`design/flow/config.mk`:
```
export PLATFORM = sky130hd
export DESIGN_NAME = Classic_Pong_Top
export DESIGN_NICKNAME = Classic_Pong_Top
export VERILOG_FILES = /design/flow/design.v
export SDC_FILE = /design/flow/constraint.sdc
export NUM_CORES = 4
export LEC_CHECK = 0
export CAP_MARGIN = 20
export CORE_MARGIN = 2
export CORE_UTILIZATION = 72
export CTS_CLUSTER_DIAMETER = 363
export PLACE_DENSITY_LB_ADDON = 0.01
export SETUP_SLACK_MARGIN = -0.8
export SLEW_MARGIN = 20
```
`design/flow/constraint.sdc`:
```
create_clock -name core_clock -period 15.1 [get_ports {clk_i}]
set_input_delay 3.0200 -clock core_clock [delete_from_list [all_inputs] [get_ports {clk_i}]]
set_output_delay 3.0200 -clock core_clock [all_outputs]
set_load 0.01 [all_outputs]
```
`design/flow/design.v`:
```
module VGA_Sync_Count #(
    parameter TOTAL_COLS = 800,
    parameter TOTAL_ROWS = 525
) (
    input clk_i,
    input rst_i,
    input Hsync_i,
    input Vsync_i,
    output reg Hsync_o,
    output reg Vsync_o,
    output reg [9:0] col_count_o,
    output reg [9:0] row_count_o
);
    wire frame_start_w;
    always@(posedge clk_i)
    begin
        if (rst_i)
        begin
            Vsync_o <= 1'b0;
            Hsync_o <= 1'b0;
        end
        else
        begin
            Vsync_o <= Vsync_i;
            Hsync_o <= Hsync_i;
        end
    end
    always @(posedge clk_i) 
    begin
        if (rst_i || frame_start_w == 1'b1)
        begin
            col_count_o <= 0;
            row_count_o <= 0;
        end
        else
        begin
            if (col_count_o == TOTAL_COLS - 1)
            begin
                if (row_count_o == TOTAL_ROWS - 1)
                begin
                    row_count_o <= 0;
                end
                else
                begin
                    row_count_o <= row_count_o + 1;
                end
                col_count_o <= 0;
            end
            else
            begin
                col_count_o <= col_count_o + 1;                
            end
        end
    end
    assign frame_start_w = (~Vsync_o & Vsync_i);
endmodule
module VGA_Sync_Pulse #(
    parameter TOTAL_COLS = 800, 
    parameter TOTAL_ROWS = 525, 
    parameter ACTIVE_COLS = 640, 
    parameter ACTIVE_ROWS = 480
) (
    input clk_i,
    input rst_i,
    output Hsync_o,
    output Vsync_o,
    output reg [9:0] col_count_o,
    output reg [9:0] row_count_o
);
    always@(posedge clk_i)
    begin
        if (rst_i)
        begin
            col_count_o <= 0;
            row_count_o <= 0;
        end
        else if (col_count_o == TOTAL_COLS - 1)
        begin
            col_count_o <= 0;
            if (row_count_o == TOTAL_ROWS - 1)
                row_count_o <= 0;
            else
                row_count_o <= row_count_o + 1;
        end
        else
            col_count_o <= col_count_o + 1;
    end
    assign Hsync_o = col_count_o < ACTIVE_COLS - 1 ? 1'b1 : 1'b0;
    assign Vsync_o = row_count_o < ACTIVE_ROWS - 1 ? 1'b1 : 1'b0;
endmodule 
module VGA_Sync_Porch #(
    parameter VIDEO_WIDTH = 3,
    parameter TOTAL_COLS = 3,
    parameter TOTAL_ROWS = 3,
    parameter ACTIVE_COLS = 2,
    parameter ACTIVE_ROWS = 2
) (
    input clk_i,
    input rst_i,
    input Hsync_i,
    input Vsync_i,
    input [VIDEO_WIDTH-1:0] red_video_i,
    input [VIDEO_WIDTH-1:0] grn_video_i,
    input [VIDEO_WIDTH-1:0] blu_video_i,
    output reg Hsync_o,
    output reg Vsync_o,
    output reg [VIDEO_WIDTH-1:0] red_video_o,
    output reg [VIDEO_WIDTH-1:0] grn_video_o,
    output reg [VIDEO_WIDTH-1:0] blu_video_o
);
    parameter FRONT_PORCH_HORIZ = 18;
    parameter BACK_PORCH_HORIZ = 50;
    parameter FRONT_PORCH_VERT = 10;
    parameter BACK_PORCH_VERT = 33;
    wire Hsync_w;
    wire Vsync_w;
    wire [9:0] col_count_w;
    wire [9:0] row_count_w;
    reg [VIDEO_WIDTH-1:0] red_video_r;
    reg [VIDEO_WIDTH-1:0] grn_video_r;
    reg [VIDEO_WIDTH-1:0] blu_video_r;
    VGA_Sync_Count #(.TOTAL_COLS(TOTAL_COLS),
                  .TOTAL_ROWS(TOTAL_ROWS)) VGA_Sync_Count_Inst 
    (
        .clk_i(clk_i),
        .rst_i(rst_i),
        .Hsync_i(Hsync_i),
        .Vsync_i(Vsync_i),
        .Hsync_o(Hsync_w),
        .Vsync_o(Vsync_w),
        .col_count_o(col_count_w),
        .row_count_o(row_count_w)
    );
    always @(posedge clk_i) 
    begin
        if (rst_i)
        begin
            Hsync_o <= 1'b0;
            Vsync_o <= 1'b0;
        end
        else
        begin
        if ((col_count_w < FRONT_PORCH_HORIZ + ACTIVE_COLS) || (col_count_w > TOTAL_COLS - BACK_PORCH_HORIZ - 1))
            Hsync_o <= 1'b1;
        else
            Hsync_o <= Hsync_w;
        if ((row_count_w < FRONT_PORCH_VERT + ACTIVE_ROWS) || (row_count_w > TOTAL_ROWS - BACK_PORCH_VERT - 1))
            Vsync_o <= 1'b1;
        else
            Vsync_o <= Vsync_w;
        end
    end
    always @(posedge clk_i) 
    begin
        if (rst_i)
        begin
            red_video_r <= 0;
            grn_video_r <= 0;
            blu_video_r <= 0;
            red_video_o <= 0;
            grn_video_o <= 0;
            blu_video_o <= 0;
        end
        else
        begin
        red_video_r <= red_video_i;
        grn_video_r <= grn_video_i;
        blu_video_r <= blu_video_i;
        red_video_o <= red_video_r;
        grn_video_o <= grn_video_r;
        blu_video_o <= blu_video_r;
        end
    end
endmodule
module Debounced_Switch #(parameter DEBOUNCE_LIMIT = 250000) (
    input clk_i,
    input rst_i, 
    input sw_i, 
    output sw_o 
);
    reg state_r;
    reg [$clog2(DEBOUNCE_LIMIT)-1:0] count_r;
    always @(posedge clk_i)
    begin
        if (rst_i)
            begin
                count_r <= 0;
                state_r <= 1'b0;
            end
        else if (sw_i != state_r && count_r < DEBOUNCE_LIMIT)
            count_r <= count_r + 1;  
        else if(count_r == DEBOUNCE_LIMIT)
            begin
                count_r <= 0;
                state_r <= sw_i;
            end
        else
            count_r <= 0;
   	end
    assign sw_o = state_r;
endmodule
module UART_RX #(parameter CLKS_PER_BIT = 217) (
    input clk_i,
    input rst_i,
    input rx_serial_i,
    output rx_dv_o,
    output [7:0] rx_byte_o
);
    parameter IDLE = 3'b000;
    parameter RX_START_BIT = 3'b001;
    parameter RX_DATA_BITS = 3'b010;
    parameter RX_STOP_BITS = 3'b011;
    parameter CLEANUP = 3'b100;
    reg [7:0] clk_count_r;
    reg [2:0] bit_index_r;
    reg [7:0] rx_byte_r;
    reg rx_dv_r;
    reg [2:0] state_r;
    always @(posedge clk_i) 
    begin
        if (rst_i)
        begin
            state_r <= IDLE;
            rx_dv_r <= 1'b0;
            clk_count_r <= 0;
            bit_index_r <= 0;
        end
        else
        case (state_r)
            IDLE : 
                begin
                    rx_dv_r <= 1'b0;
                    clk_count_r <= 0;
                    bit_index_r <= 0;
                    if (rx_serial_i == 1'b0)
                        state_r <= RX_START_BIT;
                    else
                        state_r <= IDLE;
                end
            RX_START_BIT :
                begin
                    if (clk_count_r == (CLKS_PER_BIT - 1) / 2)
                    begin
                        if (rx_serial_i == 1'b0)
                        begin
                            clk_count_r <= 0;
                            state_r <= RX_DATA_BITS;
                        end
                        else
                            state_r <= IDLE;
                    end
                    else
                    begin
                        clk_count_r <= clk_count_r + 1;
                        state_r <= RX_START_BIT;
                    end
                end
            RX_DATA_BITS :
                begin
                    if (clk_count_r < CLKS_PER_BIT - 1)
                    begin
                        clk_count_r <= clk_count_r + 1;
                        state_r <= RX_DATA_BITS;
                    end
                    else
                    begin
                        clk_count_r <= 0;
                        rx_byte_r[bit_index_r] <= rx_serial_i;
                        if (bit_index_r < 7)
                        begin
                            bit_index_r <= bit_index_r + 1;
                            state_r <= RX_DATA_BITS;
                        end
                        else
                        begin
                            bit_index_r <= 0;
                            state_r <= RX_STOP_BITS;
                        end
                    end
                end
            RX_STOP_BITS :
                begin
                    if (clk_count_r < CLKS_PER_BIT - 1)
                    begin
                        clk_count_r <= clk_count_r + 1;
                        state_r <= RX_STOP_BITS;
                    end           
                    else
                    begin
                        rx_dv_r <= 1'b1;
                        clk_count_r <= 0;
                        state_r <= CLEANUP;
                    end
                end
            CLEANUP :
                begin
                    state_r <= IDLE;
                    rx_dv_r <= 1'b0;
                end
            default: 
                state_r <= IDLE;
        endcase
    end
    assign rx_dv_o = rx_dv_r;
    assign rx_byte_o = rx_byte_r;
endmodule
module Pong_Paddle_Ctl #(
    parameter PLAYER_PADDLE_X = 0,
    parameter PADDLE_HEIGHT = 6,
    parameter GAME_HEIGHT = 30 
) (
        input clk_i,
        input rst_i,
        input [5:0] col_count_div_i,
        input [5:0] row_count_div_i,
        input Paddle_Up_i,
        input Paddle_Down_i,
        output reg Draw_Paddle_o,
        output reg [5:0] Paddle_Y_o 
);
    parameter PADDLE_SPEED = 1250000;  
    reg [31:0] Paddle_Count_r;
    wire Paddle_Count_en;
    assign Paddle_Count_en = Paddle_Up_i ^ Paddle_Down_i;
    always @(posedge clk_i) 
    begin
        if (rst_i)
        begin
            Paddle_Count_r <= 0;
            Paddle_Y_o <= (GAME_HEIGHT - PADDLE_HEIGHT) / 2;
        end
        else
        begin
        if (Paddle_Count_en == 1'b1)
        begin
            if (Paddle_Count_r == PADDLE_SPEED)
                Paddle_Count_r <= 0;
            else
                Paddle_Count_r <= Paddle_Count_r + 1;
        end
        if (Paddle_Up_i == 1'b1 && Paddle_Count_r == PADDLE_SPEED && Paddle_Y_o !== 0)
            Paddle_Y_o <= Paddle_Y_o - 1;
        else if (Paddle_Down_i == 1'b1 && Paddle_Count_r == PADDLE_SPEED && Paddle_Y_o !== GAME_HEIGHT - PADDLE_HEIGHT - 1)
            Paddle_Y_o <= Paddle_Y_o + 1;
        end
    end
    always @(posedge clk_i) 
    begin
        if (rst_i)
            Draw_Paddle_o <= 1'b0;
        else if (col_count_div_i == PLAYER_PADDLE_X && row_count_div_i >= Paddle_Y_o && row_count_div_i <= Paddle_Y_o + PADDLE_HEIGHT)
            Draw_Paddle_o <= 1'b1;
        else
            Draw_Paddle_o <= 1'b0;
    end
endmodule
module Pong_Ball_Ctl #(
    parameter GAME_WIDTH = 40,
    parameter GAME_HEIGHT = 30 
) (
    input clk_i,
    input rst_i,
    input Game_Active_i,
    input [5:0] col_count_div_i,
    input [5:0] row_count_div_i,
    output reg Draw_Ball_o,
    output reg [5:0] Ball_X_o,
    output reg [5:0] Ball_Y_o 
);
    parameter BALL_SPEED = 1250000;
    reg [5:0] Ball_X_prev_r;
    reg [5:0] Ball_Y_prev_r;
    reg [31:0] Ball_Count_r;
    always @(posedge clk_i) 
    begin
        if (rst_i)
        begin
            Ball_X_o <= GAME_WIDTH / 2;
            Ball_Y_o <= GAME_HEIGHT / 2;
            Ball_X_prev_r <= (GAME_WIDTH / 2) + 1;
            Ball_Y_prev_r <= (GAME_HEIGHT / 2) + 1;
            Ball_Count_r <= 0;
        end
        else if (Game_Active_i == 1'b0)
        begin
            Ball_X_o <= GAME_WIDTH / 2;
            Ball_Y_o <= GAME_HEIGHT / 2;
            Ball_X_prev_r <= (GAME_WIDTH / 2) + 1;
            Ball_Y_prev_r <= (GAME_HEIGHT / 2) + 1;
        end
        else
        begin
            if (Ball_Count_r < BALL_SPEED)
                Ball_Count_r <= Ball_Count_r + 1;
            else
            begin
                Ball_Count_r <= 0;
                Ball_X_prev_r <= Ball_X_o;
                Ball_Y_prev_r <= Ball_Y_o;
                if ((Ball_X_prev_r < Ball_X_o && Ball_X_o == GAME_WIDTH-1) || (Ball_X_prev_r > Ball_X_o && Ball_X_o != 0))
                    Ball_X_o <= Ball_X_o - 1;  
                else 
                    Ball_X_o <= Ball_X_o + 1;  
                if ((Ball_Y_prev_r < Ball_Y_o && Ball_Y_o == GAME_HEIGHT-1) || (Ball_Y_prev_r > Ball_Y_o && Ball_Y_o != 0))
                    Ball_Y_o <= Ball_Y_o - 1;  
                else 
                    Ball_Y_o <= Ball_Y_o + 1;  
            end
        end
    end
    always @(posedge clk_i) 
    begin
        if (rst_i)
            Draw_Ball_o <= 1'b0;
        else if (col_count_div_i == Ball_X_o && row_count_div_i == Ball_Y_o)
            Draw_Ball_o <= 1'b1;
        else
            Draw_Ball_o <= 1'b0;
    end
endmodule
module Pong_Top #(
    parameter TOTAL_COLS = 800, 
    parameter TOTAL_ROWS = 525, 
    parameter ACTIVE_COLS = 640, 
    parameter ACTIVE_ROWS = 480
) (
    input clk_i,
    input rst_i,
    input Hsync_i,
    input Vsync_i,
    input Game_Start_i, 
    input Paddle_Up_P1_i,
    input Paddle_Down_P1_i,
    input Paddle_Up_P2_i,
    input Paddle_Down_P2_i,
    output reg Hsync_o,
    output reg Vsync_o,
    output [2:0] Red_Video_o,
    output [2:0] Grn_Video_o,
    output [2:0] Blu_Video_o
);
    parameter GAME_WIDTH = 40;
    parameter GAME_HEIGHT = 30;
    parameter SCORE_LIMIT = 9;
    parameter PADDLE_HEIGHT = 6;
    parameter PADDLE_COL_P1 = 0;
    parameter PADDLE_COL_P2 = GAME_WIDTH - 1;  
    parameter IDLE = 3'b000;
    parameter RUNNING = 3'b001;
    parameter P1_Wins = 3'b010;
    parameter P2_Wins = 3'b011;
    parameter CLEANUP = 3'b100;
    reg [2:0] state_r;
    wire Hsync_w, Vsync_w;
    wire [9:0] col_count_w, row_count_w;
    wire Draw_Paddle_P1_w, Draw_Paddle_P2_w; 
    wire [5:0] Paddle_Y_P1_w, Paddle_Y_P2_w;
    wire Draw_Ball_w, Draw_Any_w;
    wire [5:0] Ball_X_w, Ball_Y_w;
    reg [3:0] P1_Score_r;
    reg [3:0] P2_Score_r;
    wire [5:0] col_count_div_w, row_count_div_w;
    VGA_Sync_Count #(.TOTAL_COLS(TOTAL_COLS),
                  .TOTAL_ROWS(TOTAL_ROWS)) VGA_Sync_Count_Inst 
    (
        .clk_i(clk_i),
        .rst_i(rst_i),
        .Hsync_i(Hsync_i),
        .Vsync_i(Vsync_i),
        .Hsync_o(Hsync_w),
        .Vsync_o(Vsync_w),
        .col_count_o(col_count_w),
        .row_count_o(row_count_w)
    );
    always @(posedge clk_i) 
    begin
        if (rst_i)
        begin
            Hsync_o <= 1'b0;
            Vsync_o <= 1'b0;
        end
        else
        begin
            Hsync_o <= Hsync_w;
            Vsync_o <= Vsync_w;
        end
    end
    assign col_count_div_w = col_count_w[9:4];
    assign row_count_div_w = row_count_w[9:4];
    Pong_Paddle_Ctl #(
        .PLAYER_PADDLE_X(PADDLE_COL_P1),
        .GAME_HEIGHT(GAME_HEIGHT)
    ) P1_Inst (
        .clk_i(clk_i),
        .rst_i(rst_i),
        .col_count_div_i(col_count_div_w),
        .row_count_div_i(row_count_div_w),
        .Paddle_Up_i(Paddle_Up_P1_i),
        .Paddle_Down_i(Paddle_Down_P1_i),
        .Draw_Paddle_o(Draw_Paddle_P1_w),
        .Paddle_Y_o(Paddle_Y_P1_w) 
    );
    Pong_Paddle_Ctl #(
        .PLAYER_PADDLE_X(PADDLE_COL_P2),
        .GAME_HEIGHT(GAME_HEIGHT)
        ) P2_Inst (
        .clk_i(clk_i),
        .rst_i(rst_i),
        .col_count_div_i(col_count_div_w),
        .row_count_div_i(row_count_div_w),
        .Paddle_Up_i(Paddle_Up_P2_i),
        .Paddle_Down_i(Paddle_Down_P2_i),
        .Draw_Paddle_o(Draw_Paddle_P2_w),
        .Paddle_Y_o(Paddle_Y_P2_w) 
    );
    wire Game_Active_w;
    Pong_Ball_Ctl Ball_Inst (
        .clk_i(clk_i),
        .rst_i(rst_i),
        .Game_Active_i(Game_Active_w),
        .col_count_div_i(col_count_div_w),
        .row_count_div_i(row_count_div_w),
        .Draw_Ball_o(Draw_Ball_w),
        .Ball_X_o(Ball_X_w),
        .Ball_Y_o(Ball_Y_w) 
    );
    always @(posedge clk_i) 
    begin
        if (rst_i)
        begin
            state_r <= IDLE;
            P1_Score_r <= 0;
            P2_Score_r <= 0;
        end
        else
        case (state_r)
            IDLE : 
            begin
                if (Game_Start_i == 1'b1)
                    state_r <= RUNNING;
            end
            RUNNING : 
            begin
                if (Ball_X_w == 0 && (Ball_Y_w < Paddle_Y_P1_w || Ball_Y_w > Paddle_Y_P1_w + PADDLE_HEIGHT))
                    state_r <= P2_Wins;
                else if (Ball_X_w == GAME_WIDTH-1 && (Ball_Y_w < Paddle_Y_P2_w || Ball_Y_w > Paddle_Y_P2_w + PADDLE_HEIGHT))
                    state_r <= P1_Wins;
            end
            P1_Wins : 
            begin
                if (P1_Score_r == SCORE_LIMIT - 1)
                    P1_Score_r <= 0;
                else
                begin
                    P1_Score_r <= P1_Score_r + 1;
                    state_r <= CLEANUP;
                end
            end
            P2_Wins : 
            begin
                if (P2_Score_r == SCORE_LIMIT - 1)
                    P2_Score_r <= 0;
                else
                begin
                    P2_Score_r <= P2_Score_r + 1;
                    state_r <= CLEANUP;
                end
            end
            CLEANUP :
                state_r <= IDLE;
        endcase
    end
    assign Game_Active_w = (state_r == RUNNING) ? 1'b1 : 1'b0;
    assign Draw_Any_w = Draw_Ball_w | Draw_Paddle_P1_w | Draw_Paddle_P2_w;
    assign Red_Video_o = Draw_Any_w ? 4'b1111 : 4'b0000;
    assign Grn_Video_o = Draw_Any_w ? 4'b1111 : 4'b0000;
    assign Blu_Video_o = Draw_Any_w ? 4'b1111 : 4'b0000;
endmodule
module Classic_Pong_Top (
    input clk_i,
    input rst_i,
    input UART_RX_i,
    input sw1_i,
    input sw2_i,
    input sw3_i,
    input sw4_i,
    output VGA_Hsync_o,
    output VGA_Vsync_o,
    output VGA_Red_0_o,
    output VGA_Red_1_o,
    output VGA_Red_2_o,
    output VGA_Grn_0_o,
    output VGA_Grn_1_o,
    output VGA_Grn_2_o,
    output VGA_Blu_0_o,
    output VGA_Blu_1_o,
    output VGA_Blu_2_o
);
    parameter CLKS_PER_BIT = 217;
    parameter VIDEO_WIDTH = 3;  
    parameter TOTAL_COLS = 800;
    parameter TOTAL_ROWS = 525;
    parameter ACTIVE_COLS = 640;
    parameter ACTIVE_ROWS = 480;
    wire [VIDEO_WIDTH-1:0] Red_Video_Pong_w, Red_Video_Porch_w;
    wire [VIDEO_WIDTH-1:0] Grn_Video_Pong_w, Grn_Video_Porch_w;
    wire [VIDEO_WIDTH-1:0] Blu_Video_Pong_w, Blu_Video_Porch_w;
    wire rx_dv_w;
    UART_RX #(.CLKS_PER_BIT(CLKS_PER_BIT)) UART_RX_Inst
    (
        .clk_i(clk_i),
        .rst_i(rst_i),
        .rx_serial_i(UART_RX_i),
        .rx_dv_o(rx_dv_w),
        .rx_byte_o()
    );
    wire Hsync_w, Vsync_w;
    VGA_Sync_Pulse #( 
        .TOTAL_COLS(TOTAL_COLS),
        .TOTAL_ROWS(TOTAL_ROWS),
        .ACTIVE_COLS(ACTIVE_COLS),
        .ACTIVE_ROWS(ACTIVE_ROWS) 
    ) VGA_Sync_Inst (
        .clk_i(clk_i),
        .rst_i(rst_i),
        .Hsync_o(Hsync_w),
        .Vsync_o(Vsync_w),
        .col_count_o(),
        .row_count_o()
    );
    wire sw1_w, sw2_w, sw3_w, sw4_w;
    Debounced_Switch sw_1 (
        .clk_i(clk_i),
        .rst_i(rst_i),
        .sw_i(sw1_i),
        .sw_o(sw1_w)
    );
    Debounced_Switch sw_2 (
        .clk_i(clk_i),
        .rst_i(rst_i),
        .sw_i(sw2_i),
        .sw_o(sw2_w)
    );
    Debounced_Switch sw_3 (
        .clk_i(clk_i),
        .rst_i(rst_i),
        .sw_i(sw3_i),
        .sw_o(sw3_w)
    );
    Debounced_Switch sw_4 (
        .clk_i(clk_i),
        .rst_i(rst_i),
        .sw_i(sw4_i),
        .sw_o(sw4_w)
    );
    wire Hsync_Pong_w, Vsync_Pong_w;
    Pong_Top #( 
        .TOTAL_COLS(TOTAL_COLS),
        .TOTAL_ROWS(TOTAL_ROWS),
        .ACTIVE_COLS(ACTIVE_COLS),
        .ACTIVE_ROWS(ACTIVE_ROWS) ) 
    Pong_Top_Inst (
        .clk_i(clk_i),
        .rst_i(rst_i),
        .Hsync_i(Hsync_w),
        .Vsync_i(Vsync_w),
        .Game_Start_i(rx_dv_w),
        .Paddle_Up_P1_i(sw1_w),
        .Paddle_Down_P1_i(sw2_w),
        .Paddle_Up_P2_i(sw3_w),
        .Paddle_Down_P2_i(sw4_w),
        .Hsync_o(Hsync_Pong_w),
        .Vsync_o(Vsync_Pong_w),
        .Red_Video_o(Red_Video_Pong_w),
        .Grn_Video_o(Grn_Video_Pong_w),
        .Blu_Video_o(Blu_Video_Pong_w)
    );
    wire Hsync_porch_w, Vsync_porch_w;
    VGA_Sync_Porch #(
        .VIDEO_WIDTH(VIDEO_WIDTH),   
        .TOTAL_COLS(TOTAL_COLS),
        .TOTAL_ROWS(TOTAL_ROWS),
        .ACTIVE_COLS(ACTIVE_COLS),
        .ACTIVE_ROWS(ACTIVE_ROWS)
    ) VGA_Sync_Porch_Inst (
        .clk_i(clk_i),
        .rst_i(rst_i),
        .Hsync_i(Hsync_Pong_w),
        .Vsync_i(Vsync_Pong_w),
        .red_video_i(Red_Video_Pong_w),
        .grn_video_i(Grn_Video_Pong_w),
        .blu_video_i(Blu_Video_Pong_w),
        .Hsync_o(Hsync_porch_w),
        .Vsync_o(Vsync_porch_w),
        .red_video_o(Red_Video_Porch_w),
        .grn_video_o(Grn_Video_Porch_w),
        .blu_video_o(Blu_Video_Porch_w)
    );
    assign VGA_Hsync_o = Hsync_porch_w;
    assign VGA_Vsync_o = Vsync_porch_w;
    assign { VGA_Red_2_o, VGA_Red_1_o, VGA_Red_0_o } = Red_Video_Porch_w; 
    assign { VGA_Grn_2_o, VGA_Grn_1_o, VGA_Grn_0_o } = Grn_Video_Porch_w; 
    assign { VGA_Blu_2_o, VGA_Blu_1_o, VGA_Blu_0_o } = Blu_Video_Porch_w; 
endmodule
```
`design/flow/run.sh`:
```
#!/bin/bash
# the make line also repeats each setting of config.mk as NAME=value (left out here)
make -C /OpenROAD-flow-scripts/flow DESIGN_CONFIG=/design/flow/config.mk WORK_HOME=/design/flow/orfs CLKGATE_MAP_FILE= finish
```
==> impl_metrics.yaml, run 1 <==
# physical design summary
status:
  outcome: "complete, no violations"
setup_path:
  crit_chain: "clkdlybuf4s50_1"
  slowest_delay_ns: 0.60
  critPathKind: "register to output port"
  critical_path_required_ns: 12.08
  cp_max_fo: 9
  cp.arrival_ns: 1.55
  slowest_stage: "clkdlybuf4s50_1"
  crit_path_end: "VGA_Blu_1_o"
  path_buffers: 1
  cp-end-kind: "output port"
  r2r-end: "Pong_Top_Inst.Ball_Inst.Ball_Y_o[5]"
  crit_family: "buffers and inverters"
  start_kind: "register"
  ff2ff_path_depth: 13
  startpoint: "VGA_Sync_Porch_Inst.blu_video_o[1]"
  r2r_setup_slack_ns: 11.41
  cp.depth: 1
  r2r-start: "Pong_Top_Inst.Ball_Inst.Ball_Y_o[4]"
place:
  io_buffer_count: 17
  pre_cts_ws_ns: 9.74
  numPlacedInstances: 2102
  place_area_um2: 16300
  routabilityCongestion: 0.926
  hpwl_um: 21400
die:
  initial_utilization_pct: 73.4
  pin_count: 18
  core_area_um2: 21800
  die_w_um: 153
  die_area_um2: 23500
  fp.dieH_um: 153
  std_cell_rows: 54
yosys:
  syn_nets: 1968
  synth_area_um2: 16000
  synthTopLogicFamily: "simple AND/OR/NAND/NOR gates"
  xor_share_pct: 12.9
  synthCells: 1856
  yosys.cell_types.count: 67
  yosysCellCount: 1856
  synth-seq-cells: 311
  ys_sh_simple_pct: 25.7
  ys_area_um2: 16000
  edf_count: 0
  synth_adder_area_share_pct: 8.45
  aoi_share_pct: 9.33
  syn_area_per_cell_um2: 8.63
  yosys_warnings: 9
  yosysTopAreaCellShare_pct: 38.9
  flop_cell: "dfxtp_1"
  mux_area_share_pct: 1.46
  async_flop_share_pct: 0
  common_cells: "nor2_1, dfxtp_1, xor2_1, nand2_1, ha_1"
  synth_seq_share_pct: 38.9
  top_cell: "nor2_1"
  top_cells_by_area: "dfxtp_1, ha_1, xor2_1"
  top_area_cell: "dfxtp_1"
drt:
  antenna_left: 0
  drtIter0Drc: 730
  postRouteWirelength_um: 31800
  drc_errors: 0
  viasPerCell: 5.93
  vias: 12800
  drtPass1Iterations: 5
  antenna_cells: 0
  post_drt_wl_per_cell_um: 14.7
cts:
  cts_sinks: 311
  cts_max_level: 2
  cts_hold_buf: 0
  cts_resized: 0
  clk_latency_ns: 0.51
  cts_inserted_buffers: 34
  cts_setup_buffers: 0
  clk_pin_slew_worst_paths_ns: 0.06
  cts_root_buf: "clkbuf_16"
  cts_tree: "done"
  ctsLongestPathBuffers: 3
sta:
  fin_crit_ns: 4.57
  setup_ws_ns: 10.53
  whs_ns: 0.434
  slew_headroom_pct: 34.0
  fmax_mhz: 219
  skew_ns: 0.0139
  finalCritPeriodShare_pct: 30.3
  tightestPinTransition_ns: 0.990
  drv_slew: 0
  grt_setup_unrepaired: "false"
  finalSetupTns_ns: 0
  finalHoldViolCount: 0
  setup_violations: 0
finish:
  nNetsFinal: 1971
  final_cells: 2163
  utilization_pct: 80.2
  fin_area_um2: 17500
  syn2layout_area_growth_pct: 9.22
power:
  internal-power_mw: 1.34
  p_seq_uw: 829
  ir_drop_uv: 92.0
  p_per_area_nw_per_um2: 96.2
  power_mw: 1.68
  leakagePower_nw: 6.63
  power.group.top: "registers"
  power.switching_uw: 347
  switching_share_pct: 20.6
  pwr-share-seq_pct: 49.3
  pg_clk_uw: 823
  p_clk_share_pct: 48.9
  pg_comb_uw: 30.5
  pwr-share-comb_pct: 1.8
global_routing:
  grt_usage_pct: 27.0
  antenna_found_initial: 0
  overflow: 0
  grt_pass1_vias: 12400
  grt_max_degree: 47
  grt_pass1_wl_um: 55200
flow_run:
  warnings: 44
  cap_violations: 0
min_path:
  worstHoldStart: "Pong_Top_Inst.state_r[1]"
  whs_path_depth: 2
  hold_path.class: "register to register"
  hold-path-endpoint: "Pong_Top_Inst.state_r[0]"
==> area by class of cell <==
class / instances / area, um^2
multi-input cells: 1413 / 9280
flip-flops and latches: 311 / 6230
fillers: 1515 / 4330
clock buffers: 54 / 1070
well taps: 280 / 350
inverters: 76 / 285
repair buffers: 23 / 233
clock inverters: 6 / 55.1
==> routing by layer <==
metal	vias up	wire length, um	GRT usage (%)
li1	6475	-	-
met1	6053	14600	35.0
met2	236	15400	46.4
met3	58	1130	3.94
met4	0	654	8.95
met5	-	0	0
==> run 2, diff against run 1 <==
Settings changed: CTS_CLUSTER_DIAMETER 363 to unset, SETUP_SLACK_MARGIN -0.8 to unset.
Clock period 15.1 ns to 16.1 ns, I/O delays scaled along.
==> run 2 against run 1 <==
  * Synthesized area did not move
  * Still clean
  * Design area rose by 0.36%
  * Critical endpoint is now VGA_Grn_2_o
  * Sequential share of layout area fell by 0.13 points
  * Highest routed layer unchanged
  * First-iteration DRC count rose by 22%
  * Clock-buffer cell count fell by 1
  * Via count rose by 1.3%
  * Cell count barely moved
  * Clock skew fell by 0.0017 ns
  * Sequential power fell by 6.2%
  * Clock power fell by 2%
  * Critical path depth did not move
  * Largest power group is now clock
==> impl_metrics.yaml, run 2 <==
# physical design summary
status:
  outcome: "complete, no violations"
min_path:
  whs_path_depth: 2
  hold_path.class: "register to register"
  hold-path-endpoint: "Pong_Top_Inst.state_r[0]"
  worstHoldStart: "Pong_Top_Inst.state_r[1]"
global_routing:
  antenna_found_initial: 0
  grt_usage_pct: 27.0
  grt_pass1_vias: 12400
  grt_max_degree: 47
  overflow: 0
  grt_pass1_wl_um: 55200
cts:
  cts_resized: 0
  cts_max_level: 2
  ctsLongestPathBuffers: 3
  cts_root_buf: "clkbuf_16"
  cts_inserted_buffers: 34
  cts_hold_buf: 0
  cts_sinks: 311
  cts_setup_buffers: 0
  clk_pin_slew_worst_paths_ns: 0.06
  cts_tree: "done"
  clk_latency_ns: 0.51
die:
  die_area_um2: 23500
  die_w_um: 153
  core_area_um2: 21800
  std_cell_rows: 54
  pin_count: 18
  fp.dieH_um: 153
  initial_utilization_pct: 73.4
yosys:
  synth_area_um2: 16000
  syn_area_per_cell_um2: 8.63
  top_area_cell: "dfxtp_1"
  synth_adder_area_share_pct: 8.45
  yosys.cell_types.count: 67
  aoi_share_pct: 9.33
  yosys_warnings: 9
  mux_area_share_pct: 1.46
  flop_cell: "dfxtp_1"
  yosysCellCount: 1856
  async_flop_share_pct: 0
  synth_seq_share_pct: 38.9
  xor_share_pct: 12.9
  edf_count: 0
  ys_area_um2: 16000
  synth-seq-cells: 311
  syn_nets: 1968
  ys_sh_simple_pct: 25.7
  synthTopLogicFamily: "simple AND/OR/NAND/NOR gates"
  synthCells: 1856
  yosysTopAreaCellShare_pct: 38.9
  top_cells_by_area: "dfxtp_1, ha_1, xor2_1"
  top_cell: "nor2_1"
  common_cells: "nor2_1, dfxtp_1, xor2_1, nand2_1, ha_1"
power:
  pg_clk_uw: 806
  power.switching_uw: 333
  leakagePower_nw: 6.66
  pwr-share-seq_pct: 48.3
  ir_drop_uv: 82.8
  power.group.top: "clock"
  power_mw: 1.61
  p_per_area_nw_per_um2: 91.8
  pg_comb_uw: 28.6
  switching_share_pct: 20.6
  p_clk_share_pct: 50.0
  p_seq_uw: 778
  pwr-share-comb_pct: 1.8
  internal-power_mw: 1.28
flow_run:
  cap_violations: 0
  warnings: 44
setup_path:
  cp.depth: 1
  start_kind: "register"
  r2r_setup_slack_ns: 12.41
  crit_chain: "clkdlybuf4s50_1"
  r2r-end: "Pong_Top_Inst.Ball_Inst.Ball_X_o[5]"
  critPathKind: "register to output port"
  critical_path_required_ns: 12.88
  cp-end-kind: "output port"
  r2r-start: "Pong_Top_Inst.Ball_Inst.Ball_X_o[5]"
  crit_path_end: "VGA_Grn_2_o"
  slowest_delay_ns: 0.59
  startpoint: "VGA_Sync_Porch_Inst.blu_video_o[1]"
  ff2ff_path_depth: 13
  path_buffers: 1
  slowest_stage: "clkdlybuf4s50_1"
  crit_family: "buffers and inverters"
  cp.arrival_ns: 1.56
  cp_max_fo: 9
sta:
  fin_crit_ns: 4.78
  grt_setup_unrepaired: "false"
  setup_violations: 0
  setup_ws_ns: 11.32
  drv_slew: 0
  fmax_mhz: 209
  finalHoldViolCount: 0
  skew_ns: 0.0122
  tightestPinTransition_ns: 0.976
  finalSetupTns_ns: 0
  finalCritPeriodShare_pct: 29.7
  slew_headroom_pct: 34.9
drt:
  postRouteWirelength_um: 32100
  post_drt_wl_per_cell_um: 14.8
  drtIter0Drc: 889
  viasPerCell: 6.00
  antenna_cells: 0
  drtPass1Iterations: 5
  drc_errors: 0
  antenna_left: 0
  vias: 13000
finish:
  nNetsFinal: 1971
  syn2layout_area_growth_pct: 9.61
place:
  io_buffer_count: 17
  pre_cts_ws_ns: 10.50
  routabilityCongestion: 0.926
  hpwl_um: 21500
==> run 2: final cells by class <==
class	count	area, um^2
multi-input cells	1413	9280
flip-flops and latches	311	6230
fillers	1496	4260
clock buffers	53	1090
well taps	280	350
inverters	76	285
repair buffers	23	233
clock inverters	9	101
==> run 2: per-layer routing <==
layer / routed length [um] / vias up / track usage, %
met4: 765 / 0 / 8.29
met3: 1240 / 75 / 3.83
met5: 0 / - / 0
met2: 15500 / 257 / 47.3
li1: - / 6480 / -
met1: 14500 / 6183 / 34.6
==> run 2: per-stage QoR <==
| step | instance area [um^2] | utilization, % | hold slack, ns | instances |
|---|---|---|---|---|
| finish | 17600 | 80.5 | 0.440 | 2165 |
| global route | 17600 | 80.5 | 0.464 | 2165 |
| CTS | 17500 | 80.4 | 0.457 | 2164 |
| detailed placement | 16300 | 74.9 | 0.438 | 2102 |
| global placement | 16300 | 74.7 | 0.419 | 2099 |
| floorplan | 16000 | - | 0.393 | 1856 |
==> run 3, diff against run 2 <==
Settings changed: CAP_MARGIN 20 to 30, CELL_PAD_IN_SITES_GLOBAL_PLACEMENT set to 0, CORE_UTILIZATION 72 to 68, HOLD_SLACK_MARGIN set to 0.07, MIN_ROUTING_LAYER set to met1, SETUP_SLACK_MARGIN set to 4.3, TNS_END_PERCENT set to 70.
Clock period 16.1 ns to 16.4 ns, I/O delays scaled along.
==> run 3 against run 2 <==
  * Sequential share of layout area down 0.24 points
  * Clock power increased by 4.6%
  * Die size up 5.7%
  * Clock-buffer cell count down 9
  * Design area up 0.68%
  * Synthesized area stayed put
  * Sequential power fell by 2%
  * Critical path type is now input pin to register
  * Critical endpoint is now Pong_Top_Inst.P2_Inst.Paddle_Count_r[16]
==> impl_metrics.yaml, run 3 <==
# physical design summary
status:
  outcome: "complete, no violations"
die:
  die_area_um2: 24800
  std_cell_rows: 56
  initial_utilization_pct: 68.7
  core_area_um2: 23300
  fp.dieH_um: 157
  pin_count: 18
  die_w_um: 157
global_routing:
  grt_pass1_vias: 12100
  grt_pass1_wl_um: 53800
  overflow: 0
  antenna_found_initial: 0
  grt_usage_pct: 25.4
  grt_max_degree: 44
finish:
  fill_cells: 1787
  syn2layout_area_growth_pct: 10.4
  nNetsFinal: 1971
  final_cells: 2204
  flop_area_um2: 6230
  comb_area_um2: 9280
  utilization_pct: 75.8
yosys:
  edf_count: 0
  synth_seq_share_pct: 38.9
  top_cell: "nor2_1"
  synth-seq-cells: 311
  yosys.cell_types.count: 67
  async_flop_share_pct: 0
  mux_area_share_pct: 1.46
  syn_nets: 1968
  aoi_share_pct: 9.33
  synth_area_um2: 16000
  syn_area_per_cell_um2: 8.63
  top_cells_by_area: "dfxtp_1, ha_1, xor2_1"
  synth_adder_area_share_pct: 8.45
  yosysCellCount: 1856
  yosysTopAreaCellShare_pct: 38.9
  common_cells: "nor2_1, dfxtp_1, xor2_1, nand2_1, ha_1"
  ys_area_um2: 16000
  yosys_warnings: 9
  synthCells: 1856
  synthTopLogicFamily: "simple AND/OR/NAND/NOR gates"
  top_area_cell: "dfxtp_1"
  xor_share_pct: 12.9
  flop_cell: "dfxtp_1"
  ys_sh_simple_pct: 25.7
sta:
  grt_setup_unrepaired: "false"
  slew_headroom_pct: 41.2
  setup_ws_ns: 11.47
  tightestPinTransition_ns: 0.879
  finalCritPeriodShare_pct: 30.0
  finalHoldViolCount: 0
  skew_ns: 0.00954
  fin_crit_ns: 4.93
  drv_slew: 0
  finalSetupTns_ns: 0
  fmax_mhz: 203
  setup_violations: 0
min_path:
  worstHoldStart: "Pong_Top_Inst.state_r[1]"
  hold-path-endpoint: "Pong_Top_Inst.state_r[0]"
  whs_path_depth: 2
  hold_path.class: "register to register"
flow_run:
  cap_violations: 0
  warnings: 44
place:
  hpwl_um: 21500
  io_buffer_count: 17
  numPlacedInstances: 2141
  routabilityCongestion: 0.834
  pre_cts_ws_ns: 10.97
setup_path:
  cp_max_fo: 43
  cp.depth: 6
  ff2ff_path_depth: 13
  slowest_stage: "nand2_1"
  cp-end-kind: "register"
  critPathKind: "input pin to register"
  crit_chain: "buf_2 -> buf_4 -> inv_1 -> nand2_1 -> buf_8 -> a21oi_1"
  cp.arrival_ns: 5.32
  path_buffers: 4
  slowest_delay_ns: 0.51
  r2r_setup_slack_ns: 12.70
  r2r-start: "Pong_Top_Inst.Ball_Inst.Ball_Y_o[4]"
  crit_family: "buffers and inverters"
  critical_path_required_ns: 16.79
  startpoint: "rst_i"
  crit_path_end: "Pong_Top_Inst.P2_Inst.Paddle_Count_r[16]"
  r2r-end: "Pong_Top_Inst.Ball_Inst.Ball_Y_o[5]"
  start_kind: "input pin"
drt:
  vias: 12700
  antenna_cells: 0
  drc_errors: 0
  viasPerCell: 5.75
  post_drt_wl_per_cell_um: 14.3
  drtIter0Drc: 704
  drtPass1Iterations: 5
  antenna_left: 0
  postRouteWirelength_um: 31500
power:
  leakagePower_nw: 6.68
  p_clk_share_pct: 51.6
  power_mw: 1.63
  pg_clk_uw: 843
  p_per_area_nw_per_um2: 92.4
  pwr-share-seq_pct: 46.7
  p_seq_uw: 764
  pg_comb_uw: 27.7
  pwr-share-comb_pct: 1.7
  power.switching_uw: 331
  internal-power_mw: 1.30
  switching_share_pct: 20.3
  ir_drop_uv: 119
  power.group.top: "clock"
cts:
  cts_setup_buffers: 0
  clk_latency_ns: 0.51
  cts_resized: 0
  cts_inserted_buffers: 34
  cts_root_buf: "clkbuf_16"
  cts_max_level: 2
  cts_sinks: 311
  cts_tree: "done"
  ctsLongestPathBuffers: 3
  clk_pin_slew_worst_paths_ns: 0.06
  cts_hold_buf: 0
==> run 3: layout make-up <==
cell class / count / share of cell area, %
well taps: 319 / 2.26
repair buffers: 23 / 1.30
clock buffers: 44 / 5.56
inverters: 76 / 1.61
clock inverters: 18 / 1.56
flip-flops and latches: 311 / 35.2
multi-input cells: 1413 / 52.5
==> run 3: per-layer routing <==
layer | global-route usage (%) | part of all wire, %
met2 | 44.4 | 48
met1 | 32.9 | 47
met4 | 6.93 | 1.9
met3 | 3.80 | 3.4
met5 | 0 | 0
==> run 3: per-stage QoR <==
step,hold WS [ns],instance area [um^2]
2_1_floorplan,0.393,16000
3_3_place_gp,0.414,16400
3_5_place_dp,0.415,16400
4_1_cts,0.431,17700
5_1_grt,0.459,17700
6_report,0.424,17700
==> run 4, diff against run 3 <==
Settings changed: ABC_AREA set to 1, CAP_MARGIN 30 to 20, CELL_PAD_IN_SITES_GLOBAL_PLACEMENT 0 to unset, CORE_UTILIZATION 68 to 72, CTS_CLUSTER_SIZE set to 100, HOLD_SLACK_MARGIN 0.07 to unset, MIN_ROUTING_LAYER met1 to unset, PLACE_DENSITY set to 0.4, PLACE_DENSITY_LB_ADDON 0.01 to unset, SETUP_SLACK_MARGIN 4.3 to unset, TNS_END_PERCENT 70 to unset.
Clock period 16.4 ns to 5.31 ns, I/O delays scaled along.
==> run 4 against run 3 <==
  * Clock-buffer cell count increased by 4
  * Still clean
  * Critical endpoint is now Pong_Top_Inst.Ball_Inst.Ball_Y_o[5]
  * Die size is 5.3% higher
  * Setup slack lost 9.3 ns
  * Total power rose to 3.0 times the previous value
  * Synthesized area up 12%
  * Combinational power rose to 3.5 times the previous value
  * Global-route usage grew 6.0 points
==> impl_metrics.yaml, run 4 <==
# physical design summary
yosys:
  yosysTopAreaCellShare_pct: 34.8
  async_flop_share_pct: 0
  syn_area_per_cell_um2: 7.01
  top_cell: "nand2_1"
  aoi_share_pct: 10.6
  synth_adder_area_share_pct: 7.52
  synth_seq_share_pct: 34.8
  edf_count: 0
  ys_sh_simple_pct: 34.1
  top_area_cell: "dfxtp_1"
  top_cells_by_area: "dfxtp_1, nand2_1, ha_1"
  yosys.cell_types.count: 63
  mux_area_share_pct: 0
  xor_share_pct: 3.97
  synth_area_um2: 17900
  synth-seq-cells: 311
  ys_area_um2: 17900
  synthCells: 2550
  yosysCellCount: 2550
  flop_cell: "dfxtp_1"
  synthTopLogicFamily: "simple AND/OR/NAND/NOR gates"
  common_cells: "nand2_1, inv_1, nor2_1, dfxtp_1, nand3_1"
  syn_nets: 2662
  yosys_warnings: 9
drt:
  vias: 16700
  drtPass1Iterations: 8
  viasPerCell: 5.74
  drtIter0Drc: 1324
  postRouteWirelength_um: 41200
  drc_errors: 0
  post_drt_wl_per_cell_um: 14.2
  antenna_left: 0
  antenna_cells: 0
die:
  pin_count: 18
  die_w_um: 162
  core_area_um2: 24300
  die_area_um2: 26100
  fp.dieH_um: 162
  initial_utilization_pct: 73.5
  std_cell_rows: 57
global_routing:
  antenna_found_initial: 0
  grt_usage_pct: 31.4
  grt_pass1_vias: 15900
  overflow: 0
  grt_max_degree: 46
  grt_pass1_wl_um: 70400
sta:
  fin_crit_ns: 3.14
  skew_ns: 0.0136
  drv_slew: 0
  fmax_mhz: 319
  grt_setup_unrepaired: "false"
  tightestPinTransition_ns: 0.767
  setup_violations: 0
  finalCritPeriodShare_pct: 59.1
  finalSetupTns_ns: 0
  slew_headroom_pct: 48.7
  finalHoldViolCount: 0
finish:
  fill_cells: 1822
  utilization_pct: 79.5
  nNetsFinal: 2668
  syn2layout_area_growth_pct: 8.09
min_path:
  whs_path_depth: 2
  worstHoldStart: "VGA_Sync_Porch_Inst.blu_video_r[1]"
  hold-path-endpoint: "VGA_Sync_Porch_Inst.blu_video_o[1]"
  hold_path.class: "register to register"
place:
  hpwl_um: 28800
  io_buffer_count: 17
  routabilityCongestion: 0.973
setup_path:
  ff2ff_path_depth: 17
  critPathKind: "register to register"
  cp_max_fo: 10
  path_buffers: 3
  crit_chain: "inv_1 -> ha_1 -> inv_1 -> o21bai_1 -> nand2_1 -> nand3_1 -> nand2_1 -> nand2_1 -> ha_1 -> a21oi_1 -> o21ai_0 -> nor2_1 -> inv_1 -> nand2_1 -> nand3_1 -> nand2_1 -> a21oi_1"
  cp-end-kind: "register"
  start_kind: "register"
  r2r_setup_slack_ns: 2.17
  r2r-start: "Pong_Top_Inst.Ball_Inst.Ball_Y_o[1]"
  cp.arrival_ns: 3.55
  crit_top_cell: "nand2_1"
  startpoint: "Pong_Top_Inst.Ball_Inst.Ball_Y_o[1]"
  r2r-end: "Pong_Top_Inst.Ball_Inst.Ball_Y_o[5]"
  crit_path_end: "Pong_Top_Inst.Ball_Inst.Ball_Y_o[5]"
  crit_family: "simple AND/OR/NAND/NOR gates"
  critical_path_required_ns: 5.72
  cp.depth: 17
  slowest_stage: "dfxtp_1"
  slowest_delay_ns: 0.63
flow_run:
  warnings: 46
  cap_violations: 0
power:
  switching_share_pct: 22.0
  p_clk_share_pct: 49.2
  ir_drop_uv: 253
  p_seq_mw: 2.36
  p_per_area_nw_per_um2: 250
  pwr-share-comb_pct: 2.0
  power.group.top: "clock"
  leakagePower_nw: 7.58
  internal-power_mw: 3.76
  pg_comb_uw: 98.0
  power.switching_mw: 1.06
  pg_clk_mw: 2.37
  pwr-share-seq_pct: 48.8
cts:
  cts_resized: 0
  cts_tree: "done"
  cts_setup_buffers: 0
  cts_max_level: 2
  ctsLongestPathBuffers: 3
  cts_sinks: 311
  clk_latency_ns: 0.54
  cts_inserted_buffers: 35
  cts_hold_buf: 0
  cts_root_buf: "clkbuf_16"
  clk_pin_slew_worst_paths_ns: 0.06
status:
  outcome: "complete, no violations"
-- run 4: metal layers --
metal,track usage [%],routed length (um),vias up
li1,-,-,8406
met1,39.4,18100,7625
met2,55.1,19600,510
met3,4.55,2340,119
met4,11.2,1140,0
met5,0,0,-
-- run 4: layout make-up --
| class | instances | area, um^2 | share of cell area [%] |
|---|---|---|---|
| Multi-Input combinational cell | 1831 | 10000 | 52.0 |
| Tap cell | 324 | 405 | 2.10 |
| Sequential cell | 311 | 6230 | 32.2 |
| Clock inverter | 9 | 138 | 0.712 |
| Timing Repair Buffer | 22 | 203 | 1.05 |
| Clock buffer | 48 | 975 | 5.04 |
| Inverter | 355 | 1330 | 6.89 |
-- run 4: stage by stage --
stage                     instances  hold WS [ns]  cell area (um^2)  power [mW]  setup slack, ns
after floorplan                2550         0.388             17900        2.47             2.78
after global placement         2843         0.391             18200        2.50             2.48
after global routing           2900         0.423             19300        4.95             1.98
final                          2900         0.399             19300        4.83             2.17
after CTS                      2900         0.399             19300        4.85             2.31
after detailed placement       2843         0.392             18200        2.50             2.33
==> run 5, diff against run 4 <==
Settings changed: ABC_AREA 1 to unset, CAP_MARGIN 20 to 30, CELL_PAD_IN_SITES_GLOBAL_PLACEMENT set to 0, CORE_MARGIN 2 to 6, CORE_UTILIZATION 72 to 68, CTS_CLUSTER_SIZE 100 to unset, GPL_TIMING_DRIVEN set to 1, HOLD_SLACK_MARGIN set to 0.07, MIN_ROUTING_LAYER set to met1, PLACE_DENSITY 0.4 to unset, PLACE_DENSITY_LB_ADDON set to 0.11, SLEW_MARGIN 20 to 15, TNS_END_PERCENT set to 50.
Clock period 5.31 ns to 5.95 ns, I/O delays scaled along.
==> run 5 against run 4 <==
  * Sequential cell count is the same
  * Critical path depth shrank 4
  * Still clean on timing, DRC and antenna
  * Clock skew grew 0.0041 ns
  * Non-clock buffer count grew 5
  * Via count shrank 24%
  * Global-route usage shrank 8.3 points
  * Largest power group is now registers
  * Die size grew 4.9%
  * Clock-buffer cell count grew 4
  * Register-to-register slack gained 0.07 ns
  * Sequential share of layout area grew 3.2 points
  * Total power shrank 12%
  * Highest routed layer unchanged
  * Setup slack gained 0.073 ns
==> impl_metrics.yaml, run 5 <==
# physical design summary
die:
  core_area_um2: 22800
  die_w_um: 165
  std_cell_rows: 55
  die_area_um2: 27400
  fp.dieH_um: 165
  initial_utilization_pct: 70.1
  pin_count: 18
yosys:
  mux_area_share_pct: 1.46
  syn_area_per_cell_um2: 8.63
  xor_share_pct: 12.9
  ys_area_um2: 16000
  synth_seq_share_pct: 38.9
  synth_area_um2: 16000
  synthCells: 1856
  top_area_cell: "dfxtp_1"
  synth-seq-cells: 311
  edf_count: 0
  aoi_share_pct: 9.33
  yosys.cell_types.count: 67
  yosysTopAreaCellShare_pct: 38.9
  synth_adder_area_share_pct: 8.45
  common_cells: "nor2_1, dfxtp_1, xor2_1, nand2_1, ha_1"
  yosys_warnings: 9
  top_cells_by_area: "dfxtp_1, ha_1, xor2_1"
  ys_sh_simple_pct: 25.7
  syn_nets: 1968
  top_cell: "nor2_1"
  synthTopLogicFamily: "simple AND/OR/NAND/NOR gates"
  yosysCellCount: 1856
  async_flop_share_pct: 0
  flop_cell: "dfxtp_1"
cts:
  cts_root_buf: "clkbuf_16"
  cts_hold_buf: 0
  cts_tree: "done"
  cts_max_level: 2
  cts_sinks: 311
  clk_pin_slew_worst_paths_ns: 0.06
  cts_setup_buffers: 0
  ctsLongestPathBuffers: 3
  cts_inserted_buffers: 34
  cts_resized: 0
  clk_latency_ns: 0.51
power:
  power.group.top: "registers"
  ir_drop_uv: 221
  pwr-share-comb_pct: 1.9
  p_clk_share_pct: 48.8
  power.switching_uw: 869
  switching_share_pct: 20.4
  pwr-share-seq_pct: 49.3
  pg_clk_mw: 2.08
  leakagePower_nw: 6.64
  internal-power_mw: 3.40
  p_per_area_nw_per_um2: 243
  pg_comb_uw: 81.9
  p_seq_mw: 2.11
sta:
  fmax_mhz: 270
  fin_crit_ns: 3.71
  finalSetupTns_ns: 0
  finalCritPeriodShare_pct: 62.3
  drv_slew: 0
  skew_ns: 0.0177
  tightestPinTransition_ns: 0.933
  slew_headroom_pct: 37.6
  finalHoldViolCount: 0
  setup_violations: 0
  grt_setup_unrepaired: "false"
  setup_ws_ns: 2.24
drt:
  drc_errors: 0
  viasPerCell: 5.80
  vias: 12700
  post_drt_wl_per_cell_um: 14.3
  drtIter0Drc: 913
  drtPass1Iterations: 5
  antenna_cells: 0
  antenna_left: 0
  postRouteWirelength_um: 31500
finish:
  comb_area_um2: 9270
  syn2layout_area_growth_pct: 9.69
  flop_area_um2: 6230
  fill_cells: 1659
  nNetsFinal: 1975
place:
  pre_cts_ws_ns: 2.32
  hpwl_um: 21800
  routabilityCongestion: 0.878
  io_buffer_count: 17
status:
  outcome: "complete, no violations"
min_path:
  worstHoldStart: "Pong_Top_Inst.Hsync_o"
  hold-path-endpoint: "VGA_Sync_Porch_Inst.VGA_Sync_Count_Inst.Hsync_o"
  whs_path_depth: 1
  hold_path.class: "register to register"
setup_path:
  ff2ff_path_depth: 13
  r2r-start: "Pong_Top_Inst.Ball_Inst.Ball_Y_o[4]"
  crit_family: "AND-OR/OR-AND gates"
  startpoint: "Pong_Top_Inst.Ball_Inst.Ball_Y_o[4]"
  critical_path_required_ns: 6.38
  slowest_stage: "dfxtp_1"
  cp.depth: 13
  cp-end-kind: "register"
  start_kind: "register"
  slowest_delay_ns: 0.65
  cp_max_fo: 14
  r2r_setup_slack_ns: 2.24
  critPathKind: "register to register"
  r2r-end: "Pong_Top_Inst.Ball_Inst.Ball_Y_o[5]"
  crit_chain: "inv_1 -> ha_1 -> and4_1 -> o21a_1 -> o31a_1 -> or2_2 -> ha_1 -> a211oi_1 -> o21bai_1 -> a21oi_1 -> o21ai_0 -> a21oi_1 -> mux2i_1"
  path_buffers: 1
  crit_path_end: "Pong_Top_Inst.Ball_Inst.Ball_Y_o[5]"
  cp.arrival_ns: 4.14
global_routing:
  grt_usage_pct: 23.1
  grt_max_degree: 33
  grt_pass1_wl_um: 54400
  grt_pass1_vias: 12100
  antenna_found_initial: 0
  overflow: 0
flow_run:
  warnings: 44
  cap_violations: 0
[run 5: cell type report]
class	instances	area share, %
multi-input cells	1413	52.8
flip-flops and latches	311	35.4
clock buffers	52	5.87
well taps	313	2.23
repair buffers	27	1.66
inverters	76	1.62
clock inverters	5	0.427
[run 5: through the flow]
step	hold WS [ns]	total power, mW	area [um^2]	utilization [%]	cells
2_1_floorplan	0.393	2.20	16000	-	1856
3_3_place_gp	0.407	2.22	16400	71.6	2134
3_5_place_dp	0.429	2.23	16400	71.9	2139
4_1_cts	0.442	4.30	17500	76.8	2196
5_1_grt	0.459	4.42	17600	76.9	2197
6_report	0.437	4.27	17600	76.9	2197
[run 5: per-layer routing]
layer | part of all wire, % | vias up | wire length, um | track usage [%]
met5 | 0 | - | 0 | 0
li1 | - | 6471 | - | -
met1 | 47 | 5990 | 14800 | 30.6
met2 | 47 | 229 | 14900 | 39.5
met3 | 4.0 | 54 | 1270 | 3.25
met4 | 1.8 | 0 | 575 | 6.41
==> run 6, diff against run 5 <==
Settings changed: CAP_MARGIN 30 to 20, CELL_PAD_IN_SITES_GLOBAL_PLACEMENT 0 to unset, CORE_MARGIN 6 to 2, CORE_UTILIZATION 68 to 72, CTS_CLUSTER_SIZE set to 100, GPL_TIMING_DRIVEN 1 to unset, HOLD_SLACK_MARGIN 0.07 to unset, MIN_ROUTING_LAYER met1 to unset, PLACE_DENSITY set to 0.6, PLACE_DENSITY_LB_ADDON 0.11 to unset, SLEW_MARGIN 15 to 20, TNS_END_PERCENT 50 to 5.
Clock period 5.95 ns to 17.8 ns, I/O delays scaled along.
==> run 6 against run 5 <==
  * Sequential cell count stayed put
  * Clock skew is 0.0093 ns lower
  * Non-clock buffer count is 6 lower
  * Routed wire length rose by 1.5%
  * Sequential power is 67% lower
  * Clock power fell by 66%
  * Design area decreased by 0.43%
  * Sequential share of layout area up 0.15 points
  * Critical endpoint is now Pong_Top_Inst.P2_Inst.Paddle_Count_r[31]
==> impl_metrics.yaml, run 6 <==
# physical design summary
yosys:
  edf_count: 0
  aoi_share_pct: 9.33
  ys_area_um2: 16000
  synth_adder_area_share_pct: 8.45
  top_cells_by_area: "dfxtp_1, ha_1, xor2_1"
  syn_area_per_cell_um2: 8.63
  xor_share_pct: 12.9
  yosysTopAreaCellShare_pct: 38.9
  synth-seq-cells: 311
  mux_area_share_pct: 1.46
  async_flop_share_pct: 0
  common_cells: "nor2_1, dfxtp_1, xor2_1, nand2_1, ha_1"
  yosysCellCount: 1856
  top_cell: "nor2_1"
  synth_area_um2: 16000
  top_area_cell: "dfxtp_1"
  synth_seq_share_pct: 38.9
  yosys_warnings: 9
  yosys.cell_types.count: 67
  syn_nets: 1968
  ys_sh_simple_pct: 25.7
  flop_cell: "dfxtp_1"
  synthTopLogicFamily: "simple AND/OR/NAND/NOR gates"
  synthCells: 1856
die:
  pin_count: 18
  initial_utilization_pct: 73.4
  std_cell_rows: 54
  die_w_um: 153
  die_area_um2: 23500
  fp.dieH_um: 153
  core_area_um2: 21800
sta:
  fin_crit_ns: 5.17
  fmax_mhz: 194
  grt_setup_unrepaired: "false"
  finalHoldViolCount: 0
  drv_slew: 0
  setup_ws_ns: 12.63
  finalSetupTns_ns: 0
  setup_violations: 0
  skew_ns: 0.00838
  finalCritPeriodShare_pct: 29.0
  slew_headroom_pct: 31.5
  tightestPinTransition_ns: 1.03
drt:
  drtPass1Iterations: 5
  post_drt_wl_per_cell_um: 14.8
  antenna_cells: 0
  drtIter0Drc: 799
  vias: 12800
  viasPerCell: 5.95
  postRouteWirelength_um: 32000
  antenna_left: 0
  drc_errors: 0
status:
  outcome: "complete, no violations"
cts:
  cts_root_buf: "clkbuf_16"
  clk_latency_ns: 0.51
  cts_tree: "done"
  cts_setup_buffers: 0
  cts_max_level: 2
  ctsLongestPathBuffers: 3
  cts_sinks: 311
  cts_hold_buf: 0
  cts_inserted_buffers: 34
  cts_resized: 0
  clk_pin_slew_worst_paths_ns: 0.06
power:
  power.switching_uw: 294
  pg_clk_uw: 710
  switching_share_pct: 20.4
  pwr-share-seq_pct: 48.9
  power_mw: 1.44
  ir_drop_uv: 96.0
  p_clk_share_pct: 49.3
  pwr-share-comb_pct: 1.8
  power.group.top: "clock"
  leakagePower_nw: 6.62
  internal-power_mw: 1.15
  p_seq_uw: 704
  p_per_area_nw_per_um2: 82.3
  pg_comb_uw: 25.3
min_path:
  worstHoldStart: "Pong_Top_Inst.Hsync_o"
  hold_path.class: "register to register"
  hold-path-endpoint: "VGA_Sync_Porch_Inst.VGA_Sync_Count_Inst.Hsync_o"
  whs_path_depth: 1
finish:
  syn2layout_area_growth_pct: 9.22
  comb_area_um2: 9290
  fill_cells: 1522
  flop_area_um2: 6230
  nNetsFinal: 1969
place:
  routabilityCongestion: 0.848
  pre_cts_ws_ns: 11.80
  hpwl_um: 21500
  io_buffer_count: 17
setup_path:
  crit_path_end: "Pong_Top_Inst.P2_Inst.Paddle_Count_r[31]"
  cp.arrival_ns: 5.56
  r2r_setup_slack_ns: 14.18
  startpoint: "rst_i"
  critPathKind: "input pin to register"
  start_kind: "input pin"
  path_buffers: 4
  critical_path_required_ns: 18.20
  ff2ff_path_depth: 13
  cp-end-kind: "register"
  slowest_stage: "buf_4"
  cp.depth: 6
  crit_chain: "buf_2 -> buf_4 -> inv_1 -> nand2_1 -> buf_8 -> nor2_1"
  cp_max_fo: 44
  slowest_delay_ns: 0.51
  r2r-start: "Pong_Top_Inst.Ball_Inst.Ball_Y_o[4]"
  r2r-end: "Pong_Top_Inst.Ball_Inst.Ball_Y_o[5]"
  crit_family: "buffers and inverters"
global_routing:
  antenna_found_initial: 0
  grt_pass1_wl_um: 55000
  grt_pass1_vias: 12300
  grt_usage_pct: 27.0
  grt_max_degree: 45
  overflow: 0
flow_run:
  warnings: 46
  cap_violations: 0
-- run 6: layout make-up --
cell class,count,area share [%]
Multi-Input combinational cell,1413,53.1
Clock inverter,8,0.551
Sequential cell,311,35.6
Clock buffer,49,6.01
Timing Repair Buffer,21,1.16
Tap cell,280,2.00
Inverter,76,1.63
-- run 6: per-stage QoR --
step	util, %	std cells	hold slack, ns	instance area (um^2)
finish	80.2	2158	0.433	17500
global route	80.2	2158	0.464	17500
CTS	80.1	2157	0.434	17500
detailed placement	74.8	2100	0.420	16300
global placement	74.8	2100	0.421	16300
floorplan	-	1856	0.393	16000
-- run 6: layer usage --
| metal | global-route usage, % | routed length [um] | up-vias | share of wire (%) |
|---|---|---|---|---|
| met3 | 3.86 | 1240 | 76 | 3.9 |
| met2 | 46.9 | 15500 | 244 | 49 |
| met4 | 10.3 | 809 | 0 | 2.5 |
| met5 | 0 | 0 | - | 0 |
| met1 | 34.0 | 14400 | 6050 | 45 |
| li1 | - | - | 6464 | - |
==> run 7, diff against run 6 <==
Settings changed: CAP_MARGIN 20 to 10, CELL_PAD_IN_SITES_DETAIL_PLACEMENT set to 1, CELL_PAD_IN_SITES_GLOBAL_PLACEMENT set to 3, CORE_ASPECT_RATIO set to 1.51, CORE_UTILIZATION 72 to 60, CTS_CLUSTER_SIZE 100 to unset, GPL_TIMING_DRIVEN set to 1, MAX_ROUTING_LAYER set to met4, PLACE_DENSITY 0.6 to 0.4, SETUP_SLACK_MARGIN set to 4.13.
Clock period 17.8 ns to 15.2 ns, I/O delays scaled along.
==> run 7 against run 6 <==
  * The flow now stops in global placement without I/O
  * Synthesized cell count stayed put
  * Synthesized area stayed put
  * Die size rose by 20%
==> impl_metrics.yaml, run 7 <==
# physical design summary
yosys:
  syn_nets: 1968
  top_area_cell: "dfxtp_1"
  async_flop_share_pct: 0
  syn_area_per_cell_um2: 8.63
  synth_adder_area_share_pct: 8.45
  synth-seq-cells: 311
  ys_area_um2: 16000
  yosys_warnings: 9
  xor_share_pct: 12.9
  synthTopLogicFamily: "simple AND/OR/NAND/NOR gates"
  synth_seq_share_pct: 38.9
  mux_area_share_pct: 1.46
  aoi_share_pct: 9.33
  yosys.cell_types.count: 67
  top_cell: "nor2_1"
  top_cells_by_area: "dfxtp_1, ha_1, xor2_1"
  flop_cell: "dfxtp_1"
  edf_count: 0
  synth_area_um2: 16000
  yosysCellCount: 1856
  ys_sh_simple_pct: 25.7
  synthCells: 1856
  common_cells: "nor2_1, dfxtp_1, xor2_1, nand2_1, ha_1"
  yosysTopAreaCellShare_pct: 38.9
die:
  die_area_um2: 28000
  initial_utilization_pct: 60.9
  die_w_um: 137
  fp.dieH_um: 205
  core_area_um2: 26300
  std_cell_rows: 73
status:
  lastStage: "global placement without I/O"
  outcome: "stopped before the end"
  firstError: "[ERROR GPL-0301] Utilization 127.688 % exceeds 100%."
==> run 8, diff against run 7 <==
Settings changed: ABC_AREA set to 1, CAP_MARGIN 10 to 20, CELL_PAD_IN_SITES_DETAIL_PLACEMENT 1 to unset, CELL_PAD_IN_SITES_GLOBAL_PLACEMENT 3 to unset, CORE_ASPECT_RATIO 1.51 to unset, CORE_UTILIZATION 60 to 72, CTS_CLUSTER_SIZE set to 15, GPL_ROUTABILITY_DRIVEN set to 0, GPL_TIMING_DRIVEN 1 to unset, MAX_ROUTING_LAYER met4 to unset, PLACE_DENSITY 0.4 to unset, PLACE_DENSITY_LB_ADDON set to 0.02, SETUP_SLACK_MARGIN 4.13 to unset, TNS_END_PERCENT 5 to unset.
Clock period 15.2 ns to 5.45 ns, I/O delays scaled along.
==> run 8 against run 7 <==
  * Synthesized cell count increased by 37%
  * Synthesized area rose by 12%
  * Die size decreased by 6.9%
  * Now clean on timing, DRC and antenna
==> impl_metrics.yaml, run 8 <==
# physical design summary
finish:
  syn2layout_area_growth_pct: 8.29
  final_cells: 2902
  nNetsFinal: 2667
drt:
  vias: 16800
  postRouteWirelength_um: 40900
  drtIter0Drc: 1392
  antenna_left: 0
  drc_errors: 0
  drtPass1Iterations: 7
  viasPerCell: 5.78
  post_drt_wl_per_cell_um: 14.1
  antenna_cells: 0
cts:
  cts_resized: 0
  cts_tree: "done"
  clk_pin_slew_worst_paths_ns: 0.06
  cts_hold_buf: 0
  cts_sinks: 311
  cts_max_level: 2
  cts_setup_buffers: 0
  ctsLongestPathBuffers: 3
  clk_latency_ns: 0.53
  cts_inserted_buffers: 35
  cts_root_buf: "clkbuf_16"
setup_path:
  startpoint: "Pong_Top_Inst.Ball_Inst.Ball_Y_o[1]"
  crit_path_end: "Pong_Top_Inst.Ball_Inst.Ball_Y_o[5]"
  cp-end-kind: "register"
  start_kind: "register"
  crit_chain: "inv_1 -> ha_1 -> inv_1 -> o21bai_1 -> nand2_1 -> nand3_1 -> nand2_1 -> nand2_1 -> ha_1 -> a21oi_1 -> o21ai_0 -> nor2_1 -> inv_1 -> nand2_1 -> nand3_1 -> nand2_1 -> a21oi_1"
  slowest_stage: "dfxtp_1"
  ff2ff_path_depth: 17
  cp.arrival_ns: 3.48
  critical_path_required_ns: 5.85
  critPathKind: "register to register"
  crit_top_cell: "nand2_1"
  cp_max_fo: 10
  r2r-start: "Pong_Top_Inst.Ball_Inst.Ball_Y_o[1]"
  path_buffers: 3
  crit_family: "simple AND/OR/NAND/NOR gates"
  cp.depth: 17
  r2r-end: "Pong_Top_Inst.Ball_Inst.Ball_Y_o[5]"
  slowest_delay_ns: 0.64
  r2r_setup_slack_ns: 2.37
power:
  p_per_area_nw_per_um2: 246
  p_seq_mw: 2.29
  switching_share_pct: 21.6
  pg_comb_uw: 93.4
  power_mw: 4.77
  power.switching_mw: 1.03
  leakagePower_nw: 7.60
  ir_drop_uv: 244
  pg_clk_mw: 2.38
  pwr-share-comb_pct: 2.0
  pwr-share-seq_pct: 48.1
  p_clk_share_pct: 49.9
  internal-power_mw: 3.74
  power.group.top: "clock"
yosys:
  xor_share_pct: 3.97
  synthCells: 2550
  synthTopLogicFamily: "simple AND/OR/NAND/NOR gates"
  common_cells: "nand2_1, inv_1, nor2_1, dfxtp_1, nand3_1"
  yosys.cell_types.count: 63
  synth-seq-cells: 311
  yosysCellCount: 2550
  syn_nets: 2662
  syn_area_per_cell_um2: 7.01
  yosysTopAreaCellShare_pct: 34.8
  top_cells_by_area: "dfxtp_1, nand2_1, ha_1"
  ys_sh_simple_pct: 34.1
  aoi_share_pct: 10.6
  yosys_warnings: 9
  edf_count: 0
  synth_seq_share_pct: 34.8
  synth_area_um2: 17900
  mux_area_share_pct: 0
  ys_area_um2: 17900
  top_area_cell: "dfxtp_1"
  async_flop_share_pct: 0
  flop_cell: "dfxtp_1"
  synth_adder_area_share_pct: 7.52
  top_cell: "nand2_1"
min_path:
  hold-path-endpoint: "VGA_Sync_Porch_Inst.VGA_Sync_Count_Inst.Hsync_o"
  worstHoldStart: "Pong_Top_Inst.Hsync_o"
  whs_path_depth: 2
  hold_path.class: "register to register"
sta:
  grt_setup_unrepaired: "false"
  skew_ns: 0.0202
  finalHoldViolCount: 0
  setup_violations: 0
  fin_crit_ns: 3.08
  finalSetupTns_ns: 0
  slew_headroom_pct: 49.7
  finalCritPeriodShare_pct: 56.4
  fmax_mhz: 325
  tightestPinTransition_ns: 0.754
  drv_slew: 0
global_routing:
  grt_usage_pct: 31.2
  antenna_found_initial: 0
  grt_max_degree: 55
  overflow: 0
  grt_pass1_wl_um: 69900
  grt_pass1_vias: 15900
die:
  std_cell_rows: 57
  die_w_um: 162
  pin_count: 18
  die_area_um2: 26100
  initial_utilization_pct: 73.5
  fp.dieH_um: 162
  core_area_um2: 24300
flow_run:
  cap_violations: 0
  warnings: 44
place:
  io_buffer_count: 17
  hpwl_um: 28700
  numPlacedInstances: 2842
status:
  outcome: "complete, no violations"
## run 8: routing by layer
layer | routed length, um | up-vias | global-route usage [%]
li1 | - | 8371 | -
met1 | 17800 | 7701 | 39.4
met2 | 19600 | 596 | 54.5
met3 | 2490 | 107 | 4.29
met4 | 995 | 0 | 11.0
met5 | 0 | - | 0
## run 8: final cells by class
| cell class | count | area [um^2] |
|---|---|---|
| Clock buffer | 47 | 992 |
| Clock inverter | 13 | 164 |
| Fill cell | 1786 | 4960 |
| Inverter | 355 | 1330 |
| Multi-Input combinational cell | 1831 | 10000 |
| Sequential cell | 311 | 6230 |
| Tap cell | 324 | 405 |
| Timing Repair Buffer | 21 | 195 |
## run 8: per-stage QoR
stage | utilization (%) | instance area (um^2) | worst slack [ns] | hold WS, ns
3_5_place_dp | 74.9 | 18200 | 2.34 | 0.397
5_1_grt | 79.6 | 19400 | 2.07 | 0.412
2_1_floorplan | - | 17900 | 2.92 | 0.388
4_1_cts | 79.6 | 19400 | 2.45 | 0.402
3_3_place_gp | 74.9 | 18200 | 2.44 | 0.393
6_report | 79.6 | 19400 | 2.37 | 0.402
No activity file was given, so power comes from the tool's default toggle rates.
